==> design/flow/design.v <==
module matvecmult(
    CLK,
    RST,
    vector_x,
    vector_b,
    vector_y,
    Q,
    A,
    finish
);
input               CLK;
input               RST;
input       [127:0]	vector_x;
input       [127:0]	vector_b;
output  reg [127:0]	vector_y;
input       [127:0]	Q;
output  reg [3:0]   A;
output  reg         finish;
integer i;
integer j;
reg [7:0] vector_x_w[0:15],vector_x_r[0:15];
reg [7:0] vector_b_w[0:15],vector_b_r[0:15];
reg [7:0] vector_y_w[0:15],vector_y_r[0:15];
reg [7:0] part_matrix_a_w[0:15],part_matrix_a_r[0:15];
reg       finish_w,finish_r;
reg [3:0] counter_w,counter_r;
reg [7:0] temp;
always @(*) begin
    vector_x_w[0] = vector_x[7:0];
    vector_x_w[1] = vector_x[15:8];
    vector_x_w[2] = vector_x[23:16];
    vector_x_w[3] = vector_x[31:24];
    vector_x_w[4] = vector_x[39:32];
    vector_x_w[5] = vector_x[47:40];
    vector_x_w[6] = vector_x[55:48];
    vector_x_w[7] = vector_x[63:56];
    vector_x_w[8] = vector_x[71:64];
    vector_x_w[9] = vector_x[79:72];
    vector_x_w[10] = vector_x[87:80];
    vector_x_w[11] = vector_x[95:88];
    vector_x_w[12] = vector_x[103:96];
    vector_x_w[13] = vector_x[111:104];
    vector_x_w[14] = vector_x[119:112];
    vector_x_w[15] = vector_x[127:120];
    vector_b_w[0] = vector_b[7:0];
    vector_b_w[1] = vector_b[15:8];
    vector_b_w[2] = vector_b[23:16];
    vector_b_w[3] = vector_b[31:24];
    vector_b_w[4] = vector_b[39:32];
    vector_b_w[5] = vector_b[47:40];
    vector_b_w[6] = vector_b[55:48];
    vector_b_w[7] = vector_b[63:56];
    vector_b_w[8] = vector_b[71:64];
    vector_b_w[9] = vector_b[79:72];
    vector_b_w[10] = vector_b[87:80];
    vector_b_w[11] = vector_b[95:88];
    vector_b_w[12] = vector_b[103:96];
    vector_b_w[13] = vector_b[111:104];
    vector_b_w[14] = vector_b[119:112];
    vector_b_w[15] = vector_b[127:120];
    part_matrix_a_w[0] = Q[7:0];
    part_matrix_a_w[1] = Q[15:8];
    part_matrix_a_w[2] = Q[23:16];
    part_matrix_a_w[3] = Q[31:24];
    part_matrix_a_w[4] = Q[39:32];
    part_matrix_a_w[5] = Q[47:40];
    part_matrix_a_w[6] = Q[55:48];
    part_matrix_a_w[7] = Q[63:56];
    part_matrix_a_w[8] = Q[71:64];
    part_matrix_a_w[9] = Q[79:72];
    part_matrix_a_w[10] = Q[87:80];
    part_matrix_a_w[11] = Q[95:88];
    part_matrix_a_w[12] = Q[103:96];
    part_matrix_a_w[13] = Q[111:104];
    part_matrix_a_w[14] = Q[119:112];
    part_matrix_a_w[15] = Q[127:120];
    for(i=0;i<=15;i=i+1) begin
        vector_y_w[i] = vector_y_r[i];
    end
    temp =  2*part_matrix_a_w[15]*vector_x_w[0]+
            2*part_matrix_a_w[14]*vector_x_w[1]+
            2*part_matrix_a_w[13]*vector_x_w[2]+
            2*part_matrix_a_w[12]*vector_x_w[3]+
            2*part_matrix_a_w[11]*vector_x_w[4]+
            2*part_matrix_a_w[10]*vector_x_w[5]+
            2*part_matrix_a_w[9]*vector_x_w[6]+
            2*part_matrix_a_w[8]*vector_x_w[7]+
            2*part_matrix_a_w[7]*vector_x_w[8]+
            2*part_matrix_a_w[6]*vector_x_w[9]+
            2*part_matrix_a_w[5]*vector_x_w[10]+
            2*part_matrix_a_w[4]*vector_x_w[11]+
            2*part_matrix_a_w[3]*vector_x_w[12]+
            2*part_matrix_a_w[2]*vector_x_w[13]+
            2*part_matrix_a_w[1]*vector_x_w[14]+
            2*part_matrix_a_w[0]*vector_x_w[15];
    finish_w = 1'b0;
    counter_w = counter_r;
    if(RST)
        counter_w = 1'b0;
    else if(counter_r<4'b1111) begin
        i = counter_r;
        vector_y_w[i] = vector_y_r[i]+temp+vector_b_w[i];
        counter_w = counter_r+1'b1;
    end
    else begin
        finish_w = 1'b1;
        if(finish_r==1'b0)
            vector_y_w[15] = vector_y_r[15]+temp+vector_b_w[15];
        else
            vector_y_w[15] = vector_y_r[15];
    end
    finish = finish_r;
    A = counter_w;
    vector_y = {vector_y_r[15],vector_y_r[14],vector_y_r[13],vector_y_r[12],vector_y_r[11],vector_y_r[10],vector_y_r[9],vector_y_r[8],vector_y_r[7],vector_y_r[6],vector_y_r[5],vector_y_r[4],vector_y_r[3],vector_y_r[2],vector_y_r[1],vector_y_r[0]};
end
always @(posedge CLK or posedge RST) begin
    if (RST) begin
        counter_r <= 1'b0;
        finish_r <= 1'b0;
        for(i=0;i<=15;i=i+1) begin
            part_matrix_a_r[i]<=1'b0;
            vector_y_r[i]<=1'b0;
        end
    end
    else begin
        counter_r <= counter_w;
        finish_r <= finish_w;
        for(i=0;i<=15;i=i+1) begin
            part_matrix_a_r[i]<=part_matrix_a_w[i];
            vector_y_r[i]<=vector_y_w[i];
        end
    end
end
endmodule
==> design/flow/run.sh <==
#!/bin/bash
# the make line also repeats each setting of config.mk as NAME=value (left out here)
make -C /OpenROAD-flow-scripts/flow DESIGN_CONFIG=/design/flow/config.mk WORK_HOME=/design/flow/orfs CLKGATE_MAP_FILE= finish
==> design/flow/config.mk <==
export PLATFORM = sky130hd
export DESIGN_NAME = matvecmult
export DESIGN_NICKNAME = matvecmult
export VERILOG_FILES = /design/flow/design.v
export SDC_FILE = /design/flow/constraint.sdc
export NUM_CORES = 4
export LEC_CHECK = 0
export CAP_MARGIN = 15
export CORE_MARGIN = 2
export CORE_UTILIZATION = 40
export GPL_TIMING_DRIVEN = 1
export HOLD_SLACK_MARGIN = 0.26
export MAX_ROUTING_LAYER = met5
export PLACE_DENSITY = 0.59
export SLEW_MARGIN = 20
==> design/flow/constraint.sdc <==
create_clock -name core_clock -period 10.0 [get_ports {CLK}]
set_input_delay 2.0000 -clock core_clock [delete_from_list [all_inputs] [get_ports {CLK}]]
set_output_delay 2.0000 -clock core_clock [all_outputs]
set_load 0.01 [all_outputs]
==> flow_metrics.env, run 1 <==
# yosys + openroad results
export IMPL_area_sequential_um2=3330
export IMPL_drtPass1Iterations=5
export IMPL_postCtsHoldBufs=0
export IMPL_cpLargestDelayFamily="adder cells"
export IMPL_clock_latency_late_pin_ps=440
export IMPL_warnings=63
export IMPL_grt_pass1_wl_um=123000
export IMPL_final_hold_viol_count=0
export IMPL_hold_end="vector_y_r[8][4]$_DFFE_PP0P_"
export IMPL_cp_common_cell="fa_1"
export IMPL_fp_util_pct=40.6
export IMPL_cp_arrival_ps=10250
export IMPL_fp_dieH_um=227
export IMPL_root_buffer="clkbuf_16"
export IMPL_ys_chip_area_um2=19900
export IMPL_overflow=0
export IMPL_numPortBuffers=486
export IMPL_edf_count=0
export IMPL_hpwl_um=73000
export IMPL_cp_depth=28
export IMPL_xor_area_share_pct=12.3
export IMPL_layout_min_cycle_time_ps=9930
export IMPL_grt_busiest_layer="met2"
export IMPL_path_buffers=5
export IMPL_cts_tree="built"
export IMPL_worstHoldPathCells=2
export IMPL_cp_slowest_cell="fa_1"
export IMPL_top_logic_kind="adder cells"
export IMPL_reg2reg_depth=22
export IMPL_syn_area_um2=19900
export IMPL_grt_max_degree=77
export IMPL_synthAoiAreaFrac_pct=8.94
export IMPL_clock_sinks=133
export IMPL_logic_area_um2=17100
export IMPL_use_met2_pct=51.4
export IMPL_tightestPinTransition_ps=1050
export IMPL_crit_path_max_fanout=7
export IMPL_rows=81
export IMPL_crit_start="vector_x[41]"
export IMPL_ys_types=48
export IMPL_drc=0
export IMPL_common_cells="and2_1, inv_1, ha_1, nand2_1, fa_1"
export IMPL_mux_area_share_pct=5.43
export IMPL_simple_gate_share_pct=15.7
export IMPL_top_cell="and2_1"
export IMPL_use_met3_pct=5.09
export IMPL_slew_violations=0
export IMPL_yosysTopAreaCellShare_pct=20.0
export IMPL_via_per_inst=5.30
export IMPL_fin_area_um2=29500
export IMPL_async_flop_share_pct=100
export IMPL_ys_seq_share_pct=16.7
export IMPL_largest_area_cell="fa_1"
export IMPL_placed_area_um2=27300
export IMPL_fmax_mhz=101
export IMPL_syn_avg_cell_area_um2=9.38
export IMPL_drt_total_wl_um=86600
export IMPL_r2r_end="vector_y_r[6][7]$_DFFE_PP0P_"
export IMPL_gp_congestion=0.959
export IMPL_finalCritPeriodShare_pct=99.3
export IMPL_finalSetupViolCount=0
export IMPL_cp_slowest_stage_delay_ps=590
export IMPL_numSynthFlops=133
export IMPL_drt_initial_drc_count=1488
export IMPL_ys_top_cells_by_area="fa_1, dfrtp_1, ha_1, xnor2_1, and2_1"
export IMPL_rrSetupSlack_ps=3960
export IMPL_final_nets=3644
export IMPL_ios=519
export IMPL_core_area_um2=49100
export IMPL_syn_inst=2124
export IMPL_path_clk_slew_ps=60
export IMPL_rsz0062_at_grt="yes"
export IMPL_antenna_found_initial=4
export IMPL_fin_hold_ws_ps=517
export IMPL_fill_cells=4384
export IMPL_critPathCapture="vector_y_r[6][7]$_DFFE_PP0P_"
export IMPL_die_w_um=227
export IMPL_hold_class="flip-flop to flip-flop"
export IMPL_drtAntennaViolNets=0
export IMPL_yosys_area_share_adder_pct=35.0
export IMPL_cts_htree_levels=4
export IMPL_ys_warn_count=7
export IMPL_worstReg2RegStart="counter_r[1]$_DFF_PP0_"
export IMPL_path_class="primary input to flip-flop"
export IMPL_ff_type="dfrtp_1"
export IMPL_cts_made_buffers=17
export IMPL_hp_start="vector_y_r[8][4]$_DFFE_PP0P_"
export IMPL_outcome="complete, no violations"
export IMPL_chipArea_um2=51600
export IMPL_relSlewSlack_pct=29.8
export IMPL_grt_use_met1_pct=47.6
export IMPL_finClkSkew_ps=13.3
export IMPL_grt_use_total_pct=32.9
export IMPL_fp_nets=2947
export IMPL_detail_route_wl_per_cell_um=24.7
export IMPL_clock_path_buffers=2
export IMPL_ys_cells=2124
export IMPL_maxCapViolations=0
export IMPL_critPathCaptureType="flip-flop"
export IMPL_grt_pass1_vias=19026
export IMPL_area_growth_pct=48.0
export IMPL_vias=18544
export IMPL_cp_data_required_time_ps=10320
export IMPL_cp_start_kind="primary input"
==> cell type report <==
cell class	instances	area share [%]
sequential	133	11.3
inverter	251	3.21
clock buffer	17	1.44
clock inverter	15	0.573
tap	664	2.82
multi-input combinational	1680	57.9
antenna	4	0.0339
timing repair buffer	738	22.7
==> per-layer routing <==
layer  vias up  part of all wire (%)  routed length (um)
met5         -                     0                   0
met4         0                   2.7                2350
met3       110                   7.4                6400
met2       751                    45               39300
met1      9334                    45               38600
li1       8349                     -                   -
==> per-stage QoR <==
stage / util (%) / setup slack [ps] / instances / setup TNS (ps)
after floorplan: - / 91.2 / 2124 / 0
after global placement: 55.6 / -1020 / 3459 / -36950
after detailed placement: 55.6 / -1040 / 3459 / -38730
after CTS: 58.3 / -71.5 / 3493 / -744
after global routing: 60.1 / -78.0 / 3501 / -1070
final: 60.1 / 72.0 / 3502 / 0
==> timing repair <==
item                                    in CTS  in global routing
cloned                                       0                  1
gates resized                              172                314
endpoints found under the setup margin      41                 35
buffers inserted                             2                  6
pin swaps                                   81                106
==> run 2, diff against run 1 <==
ABC_AREA = 0   (was default)
CAP_MARGIN = 30   (was 15)
CELL_PAD_IN_SITES_DETAIL_PLACEMENT = 0   (was default)
CORE_UTILIZATION = 61   (was 40)
CTS_CLUSTER_DIAMETER = 289   (was default)
CTS_CLUSTER_SIZE = 61   (was default)
GPL_ROUTABILITY_DRIVEN = 1   (was default)
GPL_TIMING_DRIVEN = default   (was 1)
HOLD_SLACK_MARGIN = default   (was 0.26)
MAX_ROUTING_LAYER = met4   (was met5)
MIN_ROUTING_LAYER = met1   (was default)
PLACE_DENSITY = 0.54   (was 0.59)
SETUP_SLACK_MARGIN = 2.94   (was default)
TNS_END_PERCENT = 65   (was default)
clock period = 11.2 ns   (was 10.0 ns; I/O delays follow)
==> run 2 against run 1 <==
The flow now stops in global routing. Synthesized cell count unchanged. Synthesized area is the same. Die area decreased by 34%.
==> flow_metrics.env, run 2 <==
# source this file to load flow results
export IMPL_outcome="did not finish"
export IMPL_lastStage="global routing"
export IMPL_toolErrorMsg="[ERROR GRT-0232] Routing congestion too high. Check the congestion heatmap in the GUI."
export IMPL_top_cell="and2_1"
export IMPL_overflow=47
export IMPL_clock_path_buffers=2
export IMPL_cts_made_buffers=17
export IMPL_postCtsHoldBufs=0
export IMPL_yosysTopAreaCellShare_pct=20.0
export IMPL_simple_gate_share_pct=15.7
export IMPL_ys_chip_area_um2=19900
export IMPL_cts_htree_levels=4
export IMPL_fp_util_pct=61.5
export IMPL_chipArea_um2=34100
export IMPL_syn_inst=2124
export IMPL_top_logic_kind="adder cells"
export IMPL_grt_use_total_pct=81.1
export IMPL_ff_type="dfrtp_1"
export IMPL_ys_seq_share_pct=16.7
export IMPL_hpwl_um=64200
export IMPL_common_cells="and2_1, inv_1, ha_1, nand2_1, fa_1"
export IMPL_numSynthFlops=133
export IMPL_mux_area_share_pct=5.43
export IMPL_numPortBuffers=486
export IMPL_ys_warn_count=7
export IMPL_ys_cells=2124
export IMPL_clock_sinks=133
export IMPL_ys_top_cells_by_area="fa_1, dfrtp_1, ha_1, xnor2_1, and2_1"
export IMPL_die_w_um=185
export IMPL_syn_avg_cell_area_um2=9.38
export IMPL_ios=519
export IMPL_core_area_um2=32400
export IMPL_largest_area_cell="fa_1"
export IMPL_root_buffer="clkbuf_16"
export IMPL_fp_nets=2947
export IMPL_yosys_area_share_adder_pct=35.0
export IMPL_async_flop_share_pct=100
export IMPL_edf_count=0
export IMPL_fp_dieH_um=185
export IMPL_rows=66
export IMPL_synthAoiAreaFrac_pct=8.94
export IMPL_gp_congestion=1.01
export IMPL_ys_types=48
export IMPL_syn_area_um2=19900
export IMPL_xor_area_share_pct=12.3
[run 2: metal layers]
layer / GRT usage [%] / GRT overflow
met5: - / -
met4: 74.7 / 19
met3: 71.8 / 6
met2: 93.1 / 21
met1: 79.5 / 1
[run 2: timing repair]
item / CTS
pin swaps: 186
resized: 560
gates cloned: 3
buffers inserted: 19
endpoints found under the setup margin: 80
[run 2: stage by stage]
stage	hold WS, ps	instances	setup slack (ps)	area, um^2
4_1_cts	541	3147	1070	28200
3_5_place_dp	504	3094	-129	26300
3_3_place_gp	488	3091	34.3	26200
2_1_floorplan	533	2124	1320	20300
==> run 3, diff against run 2 <==
ABC_AREA = 1   (was 0)
CORE_UTILIZATION = 70   (was 61)
CTS_CLUSTER_DIAMETER = default   (was 289)
CTS_CLUSTER_SIZE = 19   (was 61)
MAX_ROUTING_LAYER = default   (was met4)
PLACE_DENSITY = 0.78   (was 0.54)
SETUP_SLACK_MARGIN = default   (was 2.94)
SLEW_MARGIN = 35   (was 20)
clock period = 6.64 ns   (was 11.2 ns; I/O delays follow)
==> run 3 against run 2 <==
The flow stops in clock tree synthesis. Die area shrank 4.3%. Synthesized cell count grew 48%. Synthesized area grew 9.7%.
==> flow_metrics.env, run 3 <==
# source this file to load flow results
export IMPL_mux_area_share_pct=0
export IMPL_yosys_area_share_adder_pct=31.9
export IMPL_outcome="did not finish"
export IMPL_hpwl_um=79900
export IMPL_rows=64
export IMPL_numSynthFlops=133
export IMPL_yosysTopAreaCellShare_pct=18.6
export IMPL_xor_area_share_pct=6.06
export IMPL_ys_seq_share_pct=15.2
export IMPL_ios=519
export IMPL_ys_types=45
export IMPL_fp_dieH_um=181
export IMPL_lastStage="clock tree synthesis"
export IMPL_top_logic_kind="adder cells"
export IMPL_async_flop_share_pct=100
export IMPL_edf_count=0
export IMPL_chipArea_um2=32600
export IMPL_simple_gate_share_pct=26.6
export IMPL_ys_cells=3138
export IMPL_common_cells="nand2_1, inv_1, ha_1, fa_1, nand3_1"
export IMPL_pre_cts_ws_ps=-3740
export IMPL_core_area_um2=30700
export IMPL_syn_avg_cell_area_um2=6.96
export IMPL_syn_inst=3138
export IMPL_ff_type="dfrtp_1"
export IMPL_syn_area_um2=21800
export IMPL_numPortBuffers=486
export IMPL_ys_warn_count=7
export IMPL_toolErrorMsg="[ERROR DPL-0038] Utilization greater than 100%, impossible to legalize"
export IMPL_die_w_um=181
export IMPL_fp_util_pct=71.2
export IMPL_gp_congestion=1.09
export IMPL_fp_nets=3961
export IMPL_synthAoiAreaFrac_pct=6.92
export IMPL_top_cell="nand2_1"
export IMPL_ys_top_cells_by_area="nand2_1, fa_1, dfrtp_1, ha_1, inv_1"
export IMPL_largest_area_cell="nand2_1"
export IMPL_ys_chip_area_um2=21800
[run 3: metrics by stage]
stage	instance area [um^2]	utilization, %	cells	hold slack [ps]	TNS (ps)
after detailed placement	29300	95.5	4223	503	-237790
after global placement	29300	95.4	4223	490	-210930
after floorplan	22200	-	3138	527	-129920
==> run 4, diff against run 3 <==
ABC_AREA = default   (was 1)
CAP_MARGIN = 20   (was 30)
CELL_PAD_IN_SITES_DETAIL_PLACEMENT = default   (was 0)
CORE_UTILIZATION = 16   (was 70)
CTS_CLUSTER_SIZE = default   (was 19)
GPL_ROUTABILITY_DRIVEN = default   (was 1)
MIN_ROUTING_LAYER = default   (was met1)
PLACE_DENSITY = default   (was 0.78)
SLEW_MARGIN = 20   (was 35)
TNS_END_PERCENT = default   (was 65)
clock period = 15.0 ns   (was 6.64 ns; I/O delays follow)
==> run 4 against run 3 <==
Now clean on timing, DRC and antenna. Synthesized area fell by 8.8%. Synthesized cell count fell by 32%. Die area rose to 3.9 times the previous value.
==> flow_metrics.env, run 4 <==
# yosys + openroad results
export IMPL_layout_min_cycle_time_ps=12510
export IMPL_cts_made_buffers=17
export IMPL_via_per_inst=4.11
export IMPL_antenna_found_initial=17
export IMPL_cp_depth=29
export IMPL_fin_area_um2=27400
export IMPL_ctsResizeCount=0
export IMPL_clock_path_buffers=2
export IMPL_grt_pass1_vias=18228
export IMPL_path_buffers=7
export IMPL_gp_congestion=0.911
export IMPL_final_nets=3416
export IMPL_top_logic_kind="adder cells"
export IMPL_vias=17444
export IMPL_dr_wl_met3_um=7240
export IMPL_critPathCapture="vector_y_r[5][7]$_DFFE_PP0P_"
export IMPL_drtAntennaViolNets=0
export IMPL_final_hold_viol_count=0
export IMPL_placed_area_um2=26800
export IMPL_tightestPinTransition_ps=1040
export IMPL_common_cells="and2_1, inv_1, ha_1, nand2_1, fa_1"
export IMPL_cts_tree="built"
export IMPL_async_flop_share_pct=100
export IMPL_worstHoldPathCells=2
export IMPL_numSynthFlops=133
export IMPL_hold_end="vector_y_r[1][2]$_DFFE_PP0P_"
export IMPL_cp_arrival_ps=12880
export IMPL_cp_slowest_stage_delay_ps=750
export IMPL_syn_area_um2=19900
export IMPL_numPortBuffers=486
export IMPL_die_w_um=357
export IMPL_warnings=61
export IMPL_edf_count=0
export IMPL_cts_htree_levels=4
export IMPL_syn_inst=2124
export IMPL_chipArea_um2=127000
export IMPL_tns_ps=0
export IMPL_finClkSkew_ps=15.6
export IMPL_cpLargestDelayFamily="adder cells"
export IMPL_cp_data_required_time_ps=15380
export IMPL_slew_violations=0
export IMPL_maxCapViolations=0
export IMPL_synthAoiAreaFrac_pct=8.94
export IMPL_root_buffer="clkbuf_16"
export IMPL_postCtsHoldBufs=0
export IMPL_clock_latency_late_pin_ps=450
export IMPL_cp_common_cell="fa_1"
export IMPL_ios=519
export IMPL_ys_types=48
export IMPL_path_class="primary input to flip-flop"
export IMPL_drt_initial_drc_count=1006
export IMPL_crit_start="vector_x[9]"
export IMPL_drtPass1Iterations=7
export IMPL_simple_gate_share_pct=15.7
export IMPL_largest_area_cell="fa_1"
export IMPL_critPathCaptureType="flip-flop"
export IMPL_syn_avg_cell_area_um2=9.38
export IMPL_fp_nets=2947
export IMPL_m1WireLength_um=34600
export IMPL_yosys_area_share_adder_pct=35.0
export IMPL_ys_cells=2124
export IMPL_area_growth_pct=37.8
export IMPL_top_layer="met5"
export IMPL_cts_setup_buffers=0
export IMPL_overflow=0
export IMPL_core_area_um2=124000
export IMPL_fp_dieH_um=357
export IMPL_fmax_mhz=80.0
export IMPL_yosysTopAreaCellShare_pct=20.0
export IMPL_grt_use_total_pct=14.5
export IMPL_rrSetupSlack_ps=8990
export IMPL_path_clk_slew_ps=60
export IMPL_rows=129
export IMPL_cp_start_kind="primary input"
export IMPL_hp_start="vector_y_r[1][2]$_DFFE_PP0P_"
export IMPL_finalSetupViolCount=0
export IMPL_r2r_end="vector_y_r[5][7]$_DFFE_PP0P_"
export IMPL_hpwl_um=81900
export IMPL_ys_seq_share_pct=16.7
export IMPL_dr_wl_met2_um=48400
export IMPL_top_cell="and2_1"
export IMPL_hold_class="flip-flop to flip-flop"
export IMPL_crit_path_max_fanout=15
export IMPL_reg2reg_depth=20
export IMPL_rsz0062_at_grt="no"
export IMPL_clock_sinks=133
export IMPL_ys_top_cells_by_area="fa_1, dfrtp_1, ha_1, xnor2_1, and2_1"
export IMPL_drt_total_wl_um=94500
export IMPL_grt_max_degree=76
export IMPL_cp_slowest_cell="xnor2_1"
export IMPL_xor_area_share_pct=12.3
export IMPL_worstReg2RegStart="counter_r[2]$_DFF_PP0_"
export IMPL_grt_pass1_wl_um=132000
export IMPL_ys_chip_area_um2=19900
export IMPL_ff_type="dfrtp_1"
export IMPL_mux_area_share_pct=5.43
export IMPL_detail_route_wl_per_cell_um=22.3
export IMPL_drc=0
export IMPL_relSlewSlack_pct=30.6
export IMPL_finalCritPeriodShare_pct=83.4
export IMPL_outcome="complete, no violations"
export IMPL_fp_util_pct=16.1
export IMPL_ys_warn_count=7
## run 4: cell type report
type / count / area, um^2
fill: 13541 / 96200
multi-input combinational: 1680 / 15500
timing repair buffer: 510 / 5040
sequential: 133 / 3330
tap: 1637 / 2050
inverter: 251 / 945
clock buffer: 17 / 425
clock inverter: 15 / 185
antenna: 3 / 7.51
## run 4: through the flow
step           instances  worst slack [ps]  hold slack, ps  util (%)
6_report            4246              2490             513      22.2
5_1_grt             4244              2110             557      22.2
4_1_cts             4243              2430             515      22.2
3_5_place_dp        4211              1960             501      21.7
3_3_place_gp        4211              2040             484      21.7
2_1_floorplan       2124              4090             533         -
## run 4: layer usage
layer / global-route usage (%) / vias to the layer above
met3: 2.74 / 161
li1: - / 7909
met5: 0 / -
met2: 27.2 / 824
met1: 15.9 / 8534
met4: 5.88 / 16
==> run 5, diff against run 4 <==
ABC_AREA = 0   (was default)
CAP_MARGIN = 30   (was 20)
CELL_PAD_IN_SITES_DETAIL_PLACEMENT = 0   (was default)
CORE_UTILIZATION = 60   (was 16)
CTS_CLUSTER_SIZE = 61   (was default)
GPL_ROUTABILITY_DRIVEN = 1   (was default)
MAX_ROUTING_LAYER = met4   (was default)
MIN_ROUTING_LAYER = met1   (was default)
PLACE_DENSITY = 0.54   (was default)
SETUP_SLACK_MARGIN = -0.74   (was default)
TNS_END_PERCENT = 65   (was default)
clock period = 9.65 ns   (was 15.0 ns; I/O delays follow)
==> run 5 against run 4 <==
Now fails the layout checks on setup timing. Clock skew shrank 0.85 ps. Final cell count shrank 23%. First-iteration DRC count grew to 3.2 times the previous value. Die area shrank 73%. Register-to-register slack lost 6000 ps. Via count grew 21%. Critical path type unchanged.
==> flow_metrics.env, run 5 <==
# yosys + openroad results
export IMPL_slew_violations=0
export IMPL_worst_slack_ps=-653
export IMPL_path_class="primary input to flip-flop"
export IMPL_ys_warn_count=7
export IMPL_ys_cells=2124
export IMPL_crit_path_max_fanout=15
export IMPL_drc=0
export IMPL_ys_types=48
export IMPL_finClkSkew_ps=14.7
export IMPL_yosys_area_share_adder_pct=35.0
export IMPL_syn_inst=2124
export IMPL_common_cells="and2_1, inv_1, ha_1, nand2_1, fa_1"
export IMPL_cp_slowest_cell="fa_1"
export IMPL_ff_type="dfrtp_1"
export IMPL_finalNonFillerCells=3272
export IMPL_drt_total_wl_um=92300
export IMPL_cp_data_required_time_ps=9970
export IMPL_critPathCapture="vector_y_r[2][7]$_DFFE_PP0P_"
export IMPL_largest_area_cell="fa_1"
export IMPL_worstReg2RegStart="counter_r[3]$_DFF_PP0_"
export IMPL_simple_gate_share_pct=15.7
export IMPL_die_w_um=186
export IMPL_critPathCaptureType="flip-flop"
export IMPL_so_violations="setup timing"
export IMPL_placed_area_um2=26800
export IMPL_cp_slowest_stage_delay_ps=620
export IMPL_fp_util_pct=61.1
export IMPL_maxCapViolations=0
export IMPL_area_sequential_um2=3330
export IMPL_worstHoldPathCells=2
export IMPL_finalSetupViolCount=64
export IMPL_gp_congestion=1.03
export IMPL_r2r_end="vector_y_r[2][7]$_DFFE_PP0P_"
export IMPL_numPortBuffers=486
export IMPL_overflow=0
export IMPL_grt_pass1_vias=20886
export IMPL_path_buffers=5
export IMPL_cts_htree_levels=4
export IMPL_reg2reg_depth=20
export IMPL_xor_area_share_pct=12.3
export IMPL_fin_area_um2=28100
export IMPL_logic_area_um2=16000
export IMPL_yosysTopAreaCellShare_pct=20.0
export IMPL_tns_ps=-19080
export IMPL_area_growth_pct=41.2
export IMPL_outcome="finished with violations"
export IMPL_hold_class="flip-flop to flip-flop"
export IMPL_cts_tree="built"
export IMPL_final_hold_viol_count=0
export IMPL_clock_path_buffers=2
export IMPL_clock_sinks=133
export IMPL_core_area_um2=32600
export IMPL_top_logic_kind="adder cells"
export IMPL_pre_cts_ws_ps=-1620
export IMPL_ys_chip_area_um2=19900
export IMPL_cts_made_buffers=17
export IMPL_drtAntennaViolNets=0
export IMPL_tightestPinTransition_ps=1410
export IMPL_hpwl_um=65700
export IMPL_drtPass1Iterations=17
export IMPL_numSynthFlops=133
export IMPL_finalCritPeriodShare_pct=107
export IMPL_grt_max_degree=82
export IMPL_edf_count=0
export IMPL_cp_depth=28
export IMPL_crit_start="Q[1]"
export IMPL_detail_route_wl_per_cell_um=28.2
export IMPL_via_per_inst=6.44
export IMPL_top_cell="and2_1"
export IMPL_syn_area_um2=19900
export IMPL_mux_area_share_pct=5.43
export IMPL_hold_end="vector_y_r[8][2]$_DFFE_PP0P_"
export IMPL_drt_initial_drc_count=3182
export IMPL_synthAoiAreaFrac_pct=8.94
export IMPL_fp_nets=2947
export IMPL_path_clk_slew_ps=60
export IMPL_fmax_mhz=97.1
export IMPL_cp_start_kind="primary input"
export IMPL_cp_common_cell="fa_1"
export IMPL_hp_start="vector_y_r[8][2]$_DFFE_PP0P_"
export IMPL_layout_min_cycle_time_ps=10300
export IMPL_final_nets=3616
export IMPL_async_flop_share_pct=100
export IMPL_grt_pass1_wl_um=130000
export IMPL_rrSetupSlack_ps=3030
export IMPL_root_buffer="clkbuf_16"
export IMPL_chipArea_um2=34700
export IMPL_warnings=63
export IMPL_clock_latency_late_pin_ps=450
export IMPL_ios=519
export IMPL_rows=66
export IMPL_ys_seq_share_pct=16.7
export IMPL_cpLargestDelayFamily="adder cells"
export IMPL_cp_arrival_ps=10630
export IMPL_vias=21062
export IMPL_fill_cells=1640
export IMPL_relSlewSlack_pct=6.01
export IMPL_ys_top_cells_by_area="fa_1, dfrtp_1, ha_1, xnor2_1, and2_1"
export IMPL_grt_use_total_pct=54.3
export IMPL_postCtsHoldBufs=0
export IMPL_place_inst=3211
export IMPL_fp_dieH_um=186
export IMPL_syn_avg_cell_area_um2=9.38
export IMPL_antenna_found_initial=15
## run 5: layer usage
metal / global-route usage (%) / wire, um / up-vias
li1: - / - / 8337
met1: 58.0 / 30200 / 9820
met2: 74.5 / 37800 / 2086
met3: 32.4 / 14700 / 819
met4: 37.6 / 9510 / 0
met5: - / 0 / -
## run 5: area by class of cell
| class | instances | area share, % |
|---|---|---|
| diodes | 24 | 0.213 |
| clock buffers | 17 | 1.51 |
| clock inverters | 15 | 0.681 |
| inverters | 251 | 3.36 |
| multi-input cells | 1680 | 56.8 |
| flip-flops and latches | 133 | 11.8 |
| well taps | 442 | 1.97 |
| repair buffers | 710 | 23.7 |
## run 5: per-stage QoR
stage	util, %	hold slack [ps]
2_1_floorplan	-	533
3_3_place_gp	81.9	489
3_5_place_dp	82.0	500
4_1_cts	84.3	514
5_1_grt	86.2	540
6_report	86.2	515
## run 5: repair_timing
item,CTS,global route
gates resized,13,90
buffers inserted,2,0
pin swaps,8,31
endpoints found under the setup margin,17,31
==> run 6, diff against run 5 <==
ABC_AREA = 1   (was 0)
CELL_PAD_IN_SITES_DETAIL_PLACEMENT = 1   (was 0)
CORE_UTILIZATION = 30   (was 60)
MAX_ROUTING_LAYER = default   (was met4)
PLACE_DENSITY = default   (was 0.54)
PLACE_DENSITY_LB_ADDON = 0.27   (was default)
SETUP_SLACK_MARGIN = 0.16   (was -0.74)
clock period = 11.2 ns   (was 9.65 ns; I/O delays follow)
==> run 6 against run 5 <==
The run now finishes clean. Register-to-register slack improved by 2500 ps. Synthesized area rose by 9.7%. Sequential cell count did not move. First-iteration DRC count fell by 69%. Critical path type unchanged.
==> flow_metrics.env, run 6 <==
# yosys + openroad results
export IMPL_outcome="complete, no violations"
export IMPL_ys_cells=3138
export IMPL_critPathCaptureType="flip-flop"
export IMPL_hp_start="vector_y_r[8][7]$_DFFE_PP0P_"
export IMPL_cpLargestDelayFamily="adder cells"
export IMPL_yosys_area_share_adder_pct=31.9
export IMPL_grt_max_degree=65
export IMPL_drt_total_wl_um=88500
export IMPL_clock_latency_late_pin_ps=440
export IMPL_path_clk_slew_ps=60
export IMPL_cp_start_kind="primary input"
export IMPL_fmax_mhz=93.1
export IMPL_via_per_inst=4.79
export IMPL_cp_arrival_ps=11050
export IMPL_finalCritPeriodShare_pct=95.9
export IMPL_ios=519
export IMPL_fill_cells=8926
export IMPL_antenna_found_initial=2
export IMPL_hold_end="vector_y_r[8][7]$_DFFE_PP0P_"
export IMPL_drtAntennaViolNets=0
export IMPL_worstHoldPathCells=2
export IMPL_yosysTopAreaCellShare_pct=18.6
export IMPL_maxCapViolations=0
export IMPL_area_growth_pct=42.6
export IMPL_r2r_end="vector_y_r[7][7]$_DFFE_PP0P_"
export IMPL_critPathCapture="vector_y_r[7][7]$_DFFE_PP0P_"
export IMPL_finClkSkew_ps=9.36
export IMPL_dr_wl_met2_um=42700
export IMPL_simple_gate_share_pct=26.6
export IMPL_chipArea_um2=75000
export IMPL_detail_route_wl_per_cell_um=18.6
export IMPL_vias=22825
export IMPL_hold_class="flip-flop to flip-flop"
export IMPL_final_nets=4625
export IMPL_syn_inst=3138
export IMPL_async_flop_share_pct=100
export IMPL_cp_data_required_time_ps=11510
export IMPL_slew_violations=0
export IMPL_fp_util_pct=30.5
export IMPL_rsz0062_at_grt="no"
export IMPL_pre_cts_ws_ps=-480
export IMPL_cts_made_buffers=17
export IMPL_grt_pass1_vias=24350
export IMPL_cp_slowest_stage_delay_ps=560
export IMPL_top_layer="met4"
export IMPL_drc=0
export IMPL_cts_htree_levels=4
export IMPL_largest_area_cell="nand2_1"
export IMPL_clock_path_buffers=2
export IMPL_fin_area_um2=31200
export IMPL_drt_initial_drc_count=992
export IMPL_syn_area_um2=21800
export IMPL_grt_use_total_pct=22.9
export IMPL_ys_warn_count=7
export IMPL_ys_seq_share_pct=15.2
export IMPL_final_hold_viol_count=0
export IMPL_worst_slack_ps=464
export IMPL_path_buffers=8
export IMPL_edf_count=0
export IMPL_numSynthFlops=133
export IMPL_place_inst=4731
export IMPL_cp_slowest_cell="fa_1"
export IMPL_dr_wl_met3_um=4000
export IMPL_root_buffer="clkbuf_16"
export IMPL_ys_chip_area_um2=21800
export IMPL_tightestPinTransition_ps=835
export IMPL_mux_area_share_pct=0
export IMPL_ys_top_cells_by_area="nand2_1, fa_1, dfrtp_1, ha_1, inv_1"
export IMPL_clock_sinks=133
export IMPL_hpwl_um=73600
export IMPL_rows=98
export IMPL_cp_depth=35
export IMPL_numPortBuffers=486
export IMPL_fp_nets=3961
export IMPL_crit_start="Q[75]"
export IMPL_core_area_um2=71700
export IMPL_top_logic_kind="adder cells"
export IMPL_relSlewSlack_pct=44.4
export IMPL_fin_hold_ws_ps=509
export IMPL_synthAoiAreaFrac_pct=6.92
export IMPL_reg2reg_depth=24
export IMPL_grt_pass1_wl_um=134000
export IMPL_ys_types=45
export IMPL_drtPass1Iterations=5
export IMPL_placed_area_um2=29300
export IMPL_path_class="primary input to flip-flop"
export IMPL_common_cells="nand2_1, inv_1, ha_1, fa_1, nand3_1"
export IMPL_gp_congestion=0.908
export IMPL_xor_area_share_pct=6.06
export IMPL_m1WireLength_um=38800
export IMPL_cp_common_cell="fa_1"
export IMPL_warnings=61
export IMPL_top_cell="nand2_1"
export IMPL_fp_dieH_um=274
export IMPL_layout_min_cycle_time_ps=10740
export IMPL_rrSetupSlack_ps=5560
export IMPL_cts_tree="built"
export IMPL_ff_type="dfrtp_1"
export IMPL_overflow=0
export IMPL_syn_avg_cell_area_um2=6.96
export IMPL_die_w_um=274
export IMPL_worstReg2RegStart="counter_r[1]$_DFF_PP0_"
export IMPL_crit_path_max_fanout=15
export IMPL_finalSetupViolCount=0
export IMPL_finalNonFillerCells=4765
==> run 6: routing by layer <==
layer	GRT usage, %	vias to the layer above
li1	-	10873
met1	30.0	11244
met2	39.3	575
met3	2.51	133
met4	7.08	0
met5	0	-
==> run 6: layout make-up <==
| type | instances | area, um^2 | area share, % |
|---|---|---|---|
| Timing Repair Buffer | 696 | 6700 | 21.5 |
| Inverter | 715 | 2690 | 8.63 |
| Multi-Input combinational cell | 2239 | 16700 | 53.5 |
| Clock buffer | 23 | 478 | 1.53 |
| Tap cell | 950 | 1190 | 3.82 |
| Sequential cell | 133 | 3330 | 10.7 |
| Antenna cell | 1 | 2.50 | 0.00803 |
| Clock inverter | 8 | 100 | 0.321 |
==> run 6: what timing repair did <==
item                       CTS  global route
buffers inserted             0             2
setup endpoints to repair   16            29
pin swaps                    8            98
hold buffers                 0             0
resized                     19           209
==> run 6: through the flow <==
stage | setup TNS (ps) | util (%)
6_report | 0 | 43.4
5_1_grt | 0 | 43.4
4_1_cts | 0 | 41.7
3_5_place_dp | -7250 | 40.8
3_3_place_gp | -4390 | 40.8
2_1_floorplan | 0 | -
==> run 7, diff against run 6 <==
ABC_AREA = default   (was 1)
CAP_MARGIN = 20   (was 30)
CELL_PAD_IN_SITES_DETAIL_PLACEMENT = default   (was 1)
CORE_UTILIZATION = 68   (was 30)
CTS_CLUSTER_DIAMETER = 244   (was default)
CTS_CLUSTER_SIZE = 99   (was 61)
GPL_ROUTABILITY_DRIVEN = default   (was 1)
MIN_ROUTING_LAYER = default   (was met1)
PLACE_DENSITY_LB_ADDON = default   (was 0.27)
SETUP_SLACK_MARGIN = default   (was 0.16)
TNS_END_PERCENT = default   (was 65)
clock period = 9.93 ns   (was 11.2 ns; I/O delays follow)
==> run 7 against run 6 <==
The run now fails in clock tree synthesis. Die area is 59% lower. Synthesized cell count is 32% lower. Synthesized area is 8.8% lower.
==> flow_metrics.env, run 7 <==
# source this file to load flow results
export IMPL_outcome="did not finish"
export IMPL_lastStage="clock tree synthesis"
export IMPL_toolErrorMsg="[ERROR DPL-0038] Utilization greater than 100%, impossible to legalize"
export IMPL_place_inst=3146
export IMPL_ys_cells=2124
export IMPL_gp_congestion=1.07
export IMPL_chipArea_um2=30700
export IMPL_edf_count=0
export IMPL_ys_chip_area_um2=19900
export IMPL_die_w_um=175
export IMPL_async_flop_share_pct=100
export IMPL_ys_seq_share_pct=16.7
export IMPL_yosysTopAreaCellShare_pct=20.0
export IMPL_ys_warn_count=7
export IMPL_fp_dieH_um=175
export IMPL_hpwl_um=71100
export IMPL_yosys_area_share_adder_pct=35.0
export IMPL_largest_area_cell="fa_1"
export IMPL_top_cell="and2_1"
export IMPL_ios=519
export IMPL_core_area_um2=28800
export IMPL_mux_area_share_pct=5.43
export IMPL_fp_util_pct=69.2
export IMPL_top_logic_kind="adder cells"
export IMPL_syn_avg_cell_area_um2=9.38
export IMPL_ys_types=48
export IMPL_ys_top_cells_by_area="fa_1, dfrtp_1, ha_1, xnor2_1, and2_1"
export IMPL_xor_area_share_pct=12.3
export IMPL_simple_gate_share_pct=15.7
export IMPL_common_cells="and2_1, inv_1, ha_1, nand2_1, fa_1"
export IMPL_numPortBuffers=486
export IMPL_syn_inst=2124
export IMPL_ff_type="dfrtp_1"
export IMPL_numSynthFlops=133
export IMPL_synthAoiAreaFrac_pct=8.94
export IMPL_rows=62
export IMPL_fp_nets=2947
export IMPL_syn_area_um2=19900
-- run 7: per-stage QoR --
stage | cell area (um^2) | worst slack (ps) | util (%)
detailed placement | 26600 | -1340 | 92.6
global placement | 26600 | -1070 | 92.5
floorplan | 19900 | 35.2 | -
==> run 8, diff against run 7 <==
CORE_UTILIZATION = 61   (was 68)
CTS_CLUSTER_DIAMETER = 285   (was 244)
CTS_CLUSTER_SIZE = 46   (was 99)
HOLD_SLACK_MARGIN = 0.29   (was default)
SETUP_SLACK_MARGIN = -0.58   (was default)
clock period = 9.06 ns   (was 9.93 ns; I/O delays follow)
==> run 8 against run 7 <==
The layout now fails its checks (setup timing). Synthesized area unchanged. Die area up 11%. Synthesized cell count unchanged.
==> flow_metrics.env, run 8 <==
# yosys + openroad results
export IMPL_die_w_um=185
export IMPL_rows=66
export IMPL_cpLargestDelayFamily="adder cells"
export IMPL_critPathCapture="vector_y_r[14][7]$_DFFE_PP0P_"
export IMPL_antenna_found_initial=19
export IMPL_cp_arrival_ps=10730
export IMPL_path_buffers=7
export IMPL_ios=519
export IMPL_chipArea_um2=34100
export IMPL_tightestPinTransition_ps=1270
export IMPL_detail_route_wl_per_cell_um=28.5
export IMPL_finalSetupViolCount=64
export IMPL_cp_data_required_time_ps=9370
export IMPL_area_sequential_um2=3330
export IMPL_clock_path_buffers=2
export IMPL_ff_type="dfrtp_1"
export IMPL_rrSetupSlack_ps=2720
export IMPL_fmax_mhz=96.0
export IMPL_finClkSkew_ps=11.2
export IMPL_maxCapViolations=0
export IMPL_top_logic_kind="adder cells"
export IMPL_gp_congestion=1.01
export IMPL_path_clk_slew_ps=60
export IMPL_yosys_area_share_adder_pct=35.0
export IMPL_ys_warn_count=7
export IMPL_fill_cells=1390
export IMPL_xor_area_share_pct=12.3
export IMPL_crit_start="Q[114]"
export IMPL_cp_common_cell="fa_1"
export IMPL_fp_nets=2947
export IMPL_numSynthFlops=133
export IMPL_vias=20990
export IMPL_hold_end="vector_y_r[10][3]$_DFFE_PP0P_"
export IMPL_r2r_end="vector_y_r[14][7]$_DFFE_PP0P_"
export IMPL_hp_start="vector_y_r[10][3]$_DFFE_PP0P_"
export IMPL_so_violations="setup timing"
export IMPL_worstHoldPathCells=2
export IMPL_ys_types=48
export IMPL_outcome="finished with violations"
export IMPL_grt_pass1_vias=21546
export IMPL_cp_depth=29
export IMPL_cts_htree_levels=4
export IMPL_area_growth_pct=45.9
export IMPL_fp_util_pct=61.5
export IMPL_synthAoiAreaFrac_pct=8.94
export IMPL_grt_max_degree=83
export IMPL_mux_area_share_pct=5.43
export IMPL_fp_dieH_um=185
export IMPL_reg2reg_depth=20
export IMPL_drc=0
export IMPL_top_cell="and2_1"
export IMPL_layout_min_cycle_time_ps=10410
export IMPL_syn_inst=2124
export IMPL_drt_total_wl_um=93000
export IMPL_cts_tree="built"
export IMPL_final_nets=3620
export IMPL_via_per_inst=6.43
export IMPL_clock_latency_late_pin_ps=430
export IMPL_drtAntennaViolNets=0
export IMPL_drt_initial_drc_count=3055
export IMPL_root_buffer="clkbuf_16"
export IMPL_finalNonFillerCells=3266
export IMPL_overflow=0
export IMPL_ys_seq_share_pct=16.7
export IMPL_hold_class="flip-flop to flip-flop"
export IMPL_worst_slack_ps=-1350
export IMPL_largest_area_cell="fa_1"
export IMPL_simple_gate_share_pct=15.7
export IMPL_place_inst=3215
export IMPL_core_area_um2=32400
export IMPL_grt_use_total_pct=51.7
export IMPL_worstReg2RegStart="counter_r[2]$_DFF_PP0_"
export IMPL_syn_area_um2=19900
export IMPL_logic_area_um2=16900
export IMPL_hpwl_um=62600
export IMPL_final_util_pct=89.8
export IMPL_common_cells="and2_1, inv_1, ha_1, nand2_1, fa_1"
export IMPL_cp_slowest_stage_delay_ps=680
export IMPL_ys_top_cells_by_area="fa_1, dfrtp_1, ha_1, xnor2_1, and2_1"
export IMPL_rsz0062_at_grt="yes"
export IMPL_cp_start_kind="primary input"
export IMPL_slew_violations=0
export IMPL_relSlewSlack_pct=14.6
export IMPL_critPathCaptureType="flip-flop"
export IMPL_crit_path_max_fanout=7
export IMPL_finalCritPeriodShare_pct=115
export IMPL_warnings=65
export IMPL_fin_hold_ws_ps=533
export IMPL_path_class="primary input to flip-flop"
export IMPL_clock_sinks=133
export IMPL_ys_cells=2124
export IMPL_yosysTopAreaCellShare_pct=20.0
export IMPL_grt_pass1_wl_um=127000
export IMPL_drtPass1Iterations=14
export IMPL_edf_count=0
export IMPL_final_hold_viol_count=0
export IMPL_numPortBuffers=486
export IMPL_cts_made_buffers=17
export IMPL_cp_slowest_cell="fa_1"
export IMPL_ys_chip_area_um2=19900
export IMPL_syn_avg_cell_area_um2=9.38
export IMPL_async_flop_share_pct=100
[run 8: final cells by class]
class | count | area share (%)
Sequential cell | 133 | 11.5
Timing Repair Buffer | 714 | 23.1
Tap cell | 442 | 1.90
Clock inverter | 15 | 0.465
Clock buffer | 17 | 1.46
Multi-Input combinational cell | 1680 | 58.3
Antenna cell | 14 | 0.121
Inverter | 251 | 3.25
[run 8: timing repair]
action                                  4_1_cts  5_1_grt
hold buffers                                  0        0
setup buffers                                 2        2
cloned                                        0        1
pin swaps                                    51      113
endpoints found under the setup margin       34       64
gates resized                                93      375
[run 8: layer usage]
metal	share of wire, %	wire [um]	track usage (%)
met1	29	27300	49.9
met2	44	40500	79.0
met3	14	13200	25.9
met4	13	11700	48.9
met5	0.39	364	8.74
[run 8: per-stage QoR]
| stage | instance area, um^2 | TNS (ps) | worst slack [ps] |
|---|---|---|---|
| 2_1_floorplan | 20000 | -11490 | -570 |
| 3_3_place_gp | 26900 | -68830 | -1440 |
| 3_5_place_dp | 26900 | -80960 | -1720 |
| 4_1_cts | 27900 | -33330 | -848 |
| 5_1_grt | 29000 | -57590 | -1600 |
| 6_report | 29100 | -48090 | -1350 |
==> run 9, diff against run 8 <==
CORE_UTILIZATION = 51   (was 61)
CTS_CLUSTER_DIAMETER = default   (was 285)
CTS_CLUSTER_SIZE = default   (was 46)
HOLD_SLACK_MARGIN = default   (was 0.29)
SETUP_SLACK_MARGIN = default   (was -0.58)
clock period = 9.64 ns   (was 9.06 ns; I/O delays follow)
==> run 9 against run 8 <==
The layout still fails its checks (setup timing). Sequential cell count did not move. Register-to-register slack improved by 1200 ps. Utilization is 14 points lower. Critical path depth up 5. Worst hold slack got worse by 21 ps. Sequential share of layout area barely moved. Highest routed layer unchanged.
==> flow_metrics.env, run 9 <==
# yosys + openroad results
export IMPL_grt_busiest_layer="met2"
export IMPL_rows=72
export IMPL_grt_use_total_pct=38.9
export IMPL_finalCritPeriodShare_pct=101
export IMPL_ys_types=48
export IMPL_via_per_inst=5.67
export IMPL_clock_path_buffers=2
export IMPL_async_flop_share_pct=100
export IMPL_core_area_um2=38600
export IMPL_final_hold_viol_count=0
export IMPL_rsz0062_at_grt="yes"
export IMPL_synthAoiAreaFrac_pct=8.94
export IMPL_insertedDiodeCount=0
export IMPL_root_buffer="clkbuf_16"
export IMPL_gp_congestion=0.983
export IMPL_drtPass1Iterations=8
export IMPL_mux_area_share_pct=5.43
export IMPL_largest_area_cell="fa_1"
export IMPL_grt_use_met1_pct=54.8
export IMPL_top_cell="and2_1"
export IMPL_grt_pass1_wl_um=118000
export IMPL_final_util_pct=75.4
export IMPL_area_growth_pct=46.0
export IMPL_fmax_mhz=103
export IMPL_path_buffers=12
export IMPL_place_inst=3300
export IMPL_ff_type="dfrtp_1"
export IMPL_ys_chip_area_um2=19900
export IMPL_vias=18946
export IMPL_syn_area_um2=19900
export IMPL_finalSetupViolCount=17
export IMPL_cp_slowest_stage_delay_ps=590
export IMPL_path_class="primary input to flip-flop"
export IMPL_cts_made_buffers=17
export IMPL_yosys_area_share_adder_pct=35.0
export IMPL_worst_slack_ps=-81.5
export IMPL_grt_pass1_vias=19421
export IMPL_crit_path_max_fanout=5
export IMPL_drt_initial_drc_count=1776
export IMPL_ys_cells=2124
export IMPL_critPathCaptureType="flip-flop"
export IMPL_warnings=64
export IMPL_cp_depth=34
export IMPL_clock_sinks=133
export IMPL_fp_dieH_um=202
export IMPL_tightestPinTransition_ps=1180
export IMPL_xor_area_share_pct=12.3
export IMPL_clock_latency_late_pin_ps=430
export IMPL_common_cells="and2_1, inv_1, ha_1, nand2_1, fa_1"
export IMPL_grt_max_degree=85
export IMPL_fin_area_um2=29100
export IMPL_drc=0
export IMPL_cp_start_kind="primary input"
export IMPL_detail_route_wl_per_cell_um=24.3
export IMPL_maxCapViolations=0
export IMPL_edf_count=0
export IMPL_syn_inst=2124
export IMPL_hold_class="flip-flop to flip-flop"
export IMPL_numSynthFlops=133
export IMPL_rrSetupSlack_ps=3880
export IMPL_finClkSkew_ps=11.6
export IMPL_outcome="finished with violations"
export IMPL_die_w_um=202
export IMPL_fin_hold_ws_ps=511
export IMPL_critPathCapture="vector_y_r[15][6]$_DFFE_PP0P_"
export IMPL_hold_end="vector_y_r[8][2]$_DFFE_PP0P_"
export IMPL_cp_slowest_cell="fa_1"
export IMPL_fp_nets=2947
export IMPL_fp_util_pct=51.7
export IMPL_simple_gate_share_pct=15.7
export IMPL_top_logic_kind="adder cells"
export IMPL_cts_tree="built"
export IMPL_chipArea_um2=40700
export IMPL_so_violations="setup timing"
export IMPL_placed_area_um2=27100
export IMPL_syn_avg_cell_area_um2=9.38
export IMPL_yosysTopAreaCellShare_pct=20.0
export IMPL_drtAntennaViolNets=0
export IMPL_cts_htree_levels=4
export IMPL_worstReg2RegStart="counter_r[3]$_DFF_PP0_"
export IMPL_overflow=0
export IMPL_slew_violations=0
export IMPL_crit_start="Q[10]"
export IMPL_cp_common_cell="fa_1"
export IMPL_antenna_found_initial=3
export IMPL_ys_warn_count=7
export IMPL_final_nets=3632
export IMPL_hpwl_um=66400
export IMPL_cp_data_required_time_ps=9910
export IMPL_ys_seq_share_pct=16.7
export IMPL_ios=519
export IMPL_cp_arrival_ps=9990
export IMPL_cpLargestDelayFamily="adder cells"
export IMPL_numPortBuffers=486
export IMPL_path_clk_slew_ps=60
export IMPL_hp_start="vector_y_r[8][2]$_DFFE_PP0P_"
export IMPL_drt_total_wl_um=81100
export IMPL_ys_top_cells_by_area="fa_1, dfrtp_1, ha_1, xnor2_1, and2_1"
export IMPL_relSlewSlack_pct=21.5
export IMPL_worstHoldPathCells=2
export IMPL_use_met3_pct=7.95
export IMPL_r2r_end="vector_y_r[10][7]$_DFFE_PP0P_"
export IMPL_finalNonFillerCells=3340
export IMPL_use_met2_pct=60.9
export IMPL_reg2reg_depth=21
export IMPL_layout_min_cycle_time_ps=9720
run 9: through the flow:
| stage | worst slack [ps] | setup TNS, ps |
|---|---|---|
| after floorplan | 1.95 | 0 |
| after global placement | -989 | -40130 |
| after detailed placement | -1030 | -43310 |
| after CTS | -65.1 | -886 |
| after global routing | -248 | -3820 |
| final | -81.5 | -1150 |
run 9: area by class of cell:
class,count,area [um^2]
repair buffers,726,6460
well taps,518,648
clock inverters,14,135
flip-flops and latches,133,3330
inverters,251,947
fillers,2842,9480
clock buffers,18,429
multi-input cells,1680,17100
run 9: what timing repair did:
action                     4_1_cts  5_1_grt
buffers inserted                 8        6
cloned                           0        1
gates resized                  430      187
pin swaps                      116       73
hold buffers                     0        0
setup endpoints to repair       64       34
run 9: per-layer routing:
| metal | wire [um] | vias to the layer above | part of all wire [%] |
|---|---|---|---|
| li1 | - | 8329 | - |
| met1 | 33800 | 9374 | 42 |
| met2 | 36700 | 1073 | 45 |
| met3 | 8100 | 164 | 10 |
| met4 | 2470 | 6 | 3.0 |
| met5 | 44 | - | 0.054 |
==> run 10, diff against run 9 <==
CORE_UTILIZATION = 72   (was 51)
SETUP_SLACK_MARGIN = 0.59   (was default)
clock period = 3.42 ns   (was 9.64 ns; I/O delays follow)
==> run 10 against run 9 <==
The run now fails in global placement. Synthesized area unchanged. Synthesized cell count unchanged. Die area down 29%.
==> flow_metrics.env, run 10 <==
# source this file to load flow results
export IMPL_ys_cells=2124
export IMPL_ys_types=48
export IMPL_ys_chip_area_um2=19900
export IMPL_largest_area_cell="fa_1"
export IMPL_synthAoiAreaFrac_pct=8.94
export IMPL_fp_dieH_um=170
export IMPL_edf_count=0
export IMPL_ys_seq_share_pct=16.7
export IMPL_top_cell="and2_1"
export IMPL_chipArea_um2=29000
export IMPL_ios=519
export IMPL_ys_warn_count=7
export IMPL_syn_inst=2124
export IMPL_mux_area_share_pct=5.43
export IMPL_fp_util_pct=73.7
export IMPL_async_flop_share_pct=100
export IMPL_rows=60
export IMPL_ff_type="dfrtp_1"
export IMPL_ys_top_cells_by_area="fa_1, dfrtp_1, ha_1, xnor2_1, and2_1"
export IMPL_top_logic_kind="adder cells"
export IMPL_lastStage="global placement"
export IMPL_yosysTopAreaCellShare_pct=20.0
export IMPL_simple_gate_share_pct=15.7
export IMPL_toolErrorMsg="[ERROR GPL-0301] Utilization 101.143 % exceeds 100%."
export IMPL_numSynthFlops=133
export IMPL_syn_avg_cell_area_um2=9.38
export IMPL_common_cells="and2_1, inv_1, ha_1, nand2_1, fa_1"
export IMPL_die_w_um=170
export IMPL_syn_area_um2=19900
export IMPL_fp_nets=2947
export IMPL_core_area_um2=27000
export IMPL_outcome="did not finish"
export IMPL_xor_area_share_pct=12.3
export IMPL_yosys_area_share_adder_pct=35.0
==> run 11, diff against run 10 <==
CORE_ASPECT_RATIO = 0.99   (was default)
CORE_UTILIZATION = 37   (was 72)
CTS_CLUSTER_DIAMETER = 177   (was default)
MIN_ROUTING_LAYER = met2   (was default)
SETUP_SLACK_MARGIN = default   (was 0.59)
clock period = 10.0 ns   (was 3.42 ns; I/O delays follow)
==> run 11 against run 10 <==
The run now finishes clean. Synthesized area did not move. Die area rose by 92%. Synthesized cell count did not move.
==> flow_metrics.env, run 11 <==
# yosys + openroad results
export IMPL_cts_htree_levels=4
export IMPL_top_cell="and2_1"
export IMPL_syn_avg_cell_area_um2=9.38
export IMPL_ios=519
export IMPL_cp_data_required_time_ps=10310
export IMPL_place_inst=3480
export IMPL_yosys_area_share_adder_pct=35.0
export IMPL_cp_slowest_cell="fa_2"
export IMPL_warnings=62
export IMPL_finClkSkew_ps=16.9
export IMPL_top_logic_kind="adder cells"
export IMPL_cpLargestDelayFamily="adder cells"
export IMPL_critPathCapture="vector_y_r[0][7]$_DFFE_PP0P_"
export IMPL_ff_type="dfrtp_1"
export IMPL_yosysTopAreaCellShare_pct=20.0
export IMPL_ys_seq_share_pct=16.7
export IMPL_final_nets=3641
export IMPL_r2r_end="vector_y_r[0][7]$_DFFE_PP0P_"
export IMPL_async_flop_share_pct=100
export IMPL_edf_count=0
export IMPL_grt_pass1_wl_um=131000
export IMPL_layout_min_cycle_time_ps=9920
export IMPL_tightestPinTransition_ps=1210
export IMPL_clock_sinks=133
export IMPL_cp_slowest_stage_delay_ps=610
export IMPL_path_clk_slew_ps=60
export IMPL_reg2reg_depth=23
export IMPL_crit_path_max_fanout=15
export IMPL_cts_tree="built"
export IMPL_xor_area_share_pct=12.3
export IMPL_fin_hold_ws_ps=521
export IMPL_syn_area_um2=19900
export IMPL_rows=84
export IMPL_path_buffers=6
export IMPL_ys_types=48
export IMPL_ys_cells=2124
export IMPL_cp_start_kind="primary input"
export IMPL_drc=0
export IMPL_fp_util_pct=37.5
export IMPL_critPathCaptureType="flip-flop"
export IMPL_clock_latency_late_pin_ps=440
export IMPL_cp_depth=28
export IMPL_antenna_found_initial=1
export IMPL_fp_nets=2947
export IMPL_chipArea_um2=55700
export IMPL_finalSetupViolCount=0
export IMPL_relSlewSlack_pct=19.2
export IMPL_finalNonFillerCells=3538
export IMPL_drt_initial_drc_count=4962
export IMPL_grt_pass1_vias=29679
export IMPL_numSynthFlops=133
export IMPL_rsz0062_at_grt="yes"
export IMPL_placed_area_um2=27300
export IMPL_cts_made_buffers=17
export IMPL_simple_gate_share_pct=15.7
export IMPL_outcome="complete, no violations"
export IMPL_worstReg2RegStart="counter_r[1]$_DFF_PP0_"
export IMPL_fp_dieH_um=235
export IMPL_worstHoldPathCells=2
export IMPL_slew_violations=0
export IMPL_syn_inst=2124
export IMPL_die_w_um=237
export IMPL_final_hold_viol_count=0
export IMPL_grt_max_degree=69
export IMPL_mux_area_share_pct=5.43
export IMPL_fmax_mhz=101
export IMPL_synthAoiAreaFrac_pct=8.94
export IMPL_fin_area_um2=29600
export IMPL_area_growth_pct=48.6
export IMPL_drt_total_wl_um=93000
export IMPL_drtPass1Iterations=22
export IMPL_fill_cells=4738
export IMPL_common_cells="and2_1, inv_1, ha_1, nand2_1, fa_1"
export IMPL_clock_path_buffers=2
export IMPL_detail_route_wl_per_cell_um=26.3
export IMPL_drtAntennaViolNets=0
export IMPL_hold_end="vector_y_r[10][2]$_DFFE_PP0P_"
export IMPL_vias=25777
export IMPL_via_per_inst=7.29
export IMPL_grt_use_total_pct=48.5
export IMPL_root_buffer="clkbuf_16"
export IMPL_finalCritPeriodShare_pct=99.2
export IMPL_overflow=0
export IMPL_maxCapViolations=0
export IMPL_crit_start="vector_x[61]"
export IMPL_ys_chip_area_um2=19900
export IMPL_core_area_um2=53200
export IMPL_cp_common_cell="fa_1"
export IMPL_cp_arrival_ps=10230
export IMPL_largest_area_cell="fa_1"
export IMPL_ys_warn_count=7
export IMPL_path_class="primary input to flip-flop"
export IMPL_gp_congestion=1.07
export IMPL_ys_top_cells_by_area="fa_1, dfrtp_1, ha_1, xnor2_1, and2_1"
export IMPL_hp_start="vector_y_r[10][2]$_DFFE_PP0P_"
export IMPL_hold_class="flip-flop to flip-flop"
export IMPL_hpwl_um=76200
export IMPL_numPortBuffers=486
export IMPL_rrSetupSlack_ps=4220
==> run 11: timing repair <==
| item | in CTS | in global routing |
|---|---|---|
| endpoints found under the setup margin | 33 | 34 |
| pin swaps | 87 | 141 |
| hold buffers | 0 | 0 |
| setup buffers | 6 | 7 |
| resized | 202 | 356 |
==> run 11: metal layers <==
layer | up-vias | wire length (um) | global-route usage (%)
met5 | - | 2270 | 38.4
met4 | 64 | 10100 | 11.0
met3 | 995 | 38700 | 65.4
met2 | 7505 | 41900 | 54.3
met1 | 8904 | 0 | -
li1 | 8309 | - | -
==> run 11: layout make-up <==
class	instances	area [um^2]	area share [%]
multi-input cells	1680	17300	58.3
repair buffers	735	6530	22.1
inverters	251	945	3.19
flip-flops and latches	133	3330	11.2
well taps	688	861	2.91
diodes	21	52.6	0.178
clock buffers	22	484	1.64
clock inverters	8	148	0.499
==> run 11: per-stage QoR <==
step | util [%] | setup WS [ps] | setup TNS, ps
5_1_grt | 55.6 | -77.1 | -1040
6_report | 55.7 | 82.9 | 0
3_3_place_gp | 51.3 | -1190 | -35490
3_5_place_dp | 51.3 | -1280 | -40650
4_1_cts | 54.2 | 0.607 | 0
2_1_floorplan | - | 91.2 | 0
